Design MIPS, start of the top module:
module MIPS(clk, reset, imem_addr, imem_data, dmem_addr, dmem_wdata, dmem_we, dmem_rdata);
For scale: about 4000 cells after synthesis, about 1300 flip-flops, roughly 160 I/O pins, about 60000 µm² of cells after synthesis.
clock: 24.0 ns
lec_check: 0
cap_margin: 20
cell_pad_in_sites_global_placement: 2
core_margin: 2
core_utilization: 32
min_routing_layer: met2
slew_margin: 20
run.sh (not shown) runs the stock make flow with config.mk's settings and CLKGATE_MAP_FILE=.
The starting point passed the timing, DRC and antenna checks.
Rerun with:
--- a/flow/config.mk
+++ b/flow/config.mk
@@ -7,7 +7,6 @@
 export LEC_CHECK = 0
 export CAP_MARGIN = 20
-export CELL_PAD_IN_SITES_GLOBAL_PLACEMENT = 2
 export CORE_MARGIN = 2
-export CORE_UTILIZATION = 32
-export MIN_ROUTING_LAYER = met2
+export CORE_UTILIZATION = 58
 export SLEW_MARGIN = 20
+export TNS_END_PERCENT = 5
==> flow/constraint.sdc (replaced) <==
create_clock -name core_clock -period 15.2 [get_ports {clk}]
set_input_delay 3.0400 -clock core_clock [delete_from_list [all_inputs] [get_ports {clk}]]
set_output_delay 3.0400 -clock core_clock [all_outputs]
set_load 0.01 [all_outputs]
Outcome:
- With this change the flow finished but failed the layout checks on setup timing
- hold slack is worse by 0.0042 ns
- non-clock buffer count climbs by 619
- power rises by about 56%
- die size falls by 44%
- register-to-register slack loses 8.6 ns
- first-iteration DRC count is lower by about 40%
- global-route usage goes up by 4.4 points
- via count came out lower by 16%
- sequential share of layout area goes down by 2.5 points
Rerun with:
--- a/flow/config.mk
+++ b/flow/config.mk
@@ -8,5 +8,4 @@
 export CAP_MARGIN = 20
 export CORE_MARGIN = 2
-export CORE_UTILIZATION = 58
+export CORE_UTILIZATION = 59
 export SLEW_MARGIN = 20
-export TNS_END_PERCENT = 5
==> flow/constraint.sdc (replaced) <==
create_clock -name core_clock -period 13.2 [get_ports {clk}]
set_input_delay 2.6400 -clock core_clock [delete_from_list [all_inputs] [get_ports {clk}]]
set_output_delay 2.6400 -clock core_clock [all_outputs]
set_load 0.01 [all_outputs]
=>
- The changed run reached the layout checks and failed them: setup timing
- final cell count goes up by 3.0%
- clock-buffer cell count goes down by 4
- global-route usage goes up by 1.4 points
- die size goes down by 1.7%
- wire length goes up by 0.59%
- final area goes up by 1.8%

---

MIPS again, from the RTL that the note above started with.
Settings: LEC_CHECK=0, CAP_MARGIN=20, CORE_MARGIN=2, CORE_UTILIZATION=40, CTS_CLUSTER_SIZE=86, GPL_ROUTABILITY_DRIVEN=0, PLACE_DENSITY_LB_ADDON=0.03, SLEW_MARGIN=20; clock period 24.0 ns.
Change:
- CORE_UTILIZATION: 40 -> 65
- CTS_CLUSTER_SIZE: 86 -> default
- GPL_ROUTABILITY_DRIVEN: 0 -> default
- MAX_ROUTING_LAYER: default -> met4
- PLACE_DENSITY_LB_ADDON: 0.03 -> default
- SETUP_SLACK_MARGIN: default -> 4.12
- TNS_END_PERCENT: default -> 5
- clock period: 24.0 -> 15.2 ns (I/O delays scaled with it)
After rerunning: Now the flow produced a layout that fails on setup timing. Clock skew goes up by 0.029 ns. Non-clock buffer count goes up by 581. Global-route usage increases by 23 points. Critical path depth rises by 3.
Change:
- CORE_UTILIZATION: 65 -> 66
- MAX_ROUTING_LAYER: met4 -> default
- SETUP_SLACK_MARGIN: 4.12 -> -1.44
- clock period: 15.2 -> 19.7 ns (I/O delays scaled with it)
Effect:
- The new run ran to the end with violations: setup timing
- final cell count is lower by 9.3%
- clock-buffer cell count falls by 5
- flip-flop count stays the same
Change:
- CORE_UTILIZATION: 66 -> 45
- SETUP_SLACK_MARGIN: -1.44 -> 3.36
- TNS_END_PERCENT: 5 -> default
- clock period: 19.7 -> 11.6 ns (I/O delays scaled with it)
The new run ran to the end with violations: setup timing. Routed wire length went up by a little under a tenth. Cell count went up by a quarter to a third. First-iteration DRC count went down by about a fifth. Total power went up by well over a third. Clock-buffer cell count went up by 14. Non-clock buffer count went up by 826.
Power is estimated from default activity; no workload was simulated.
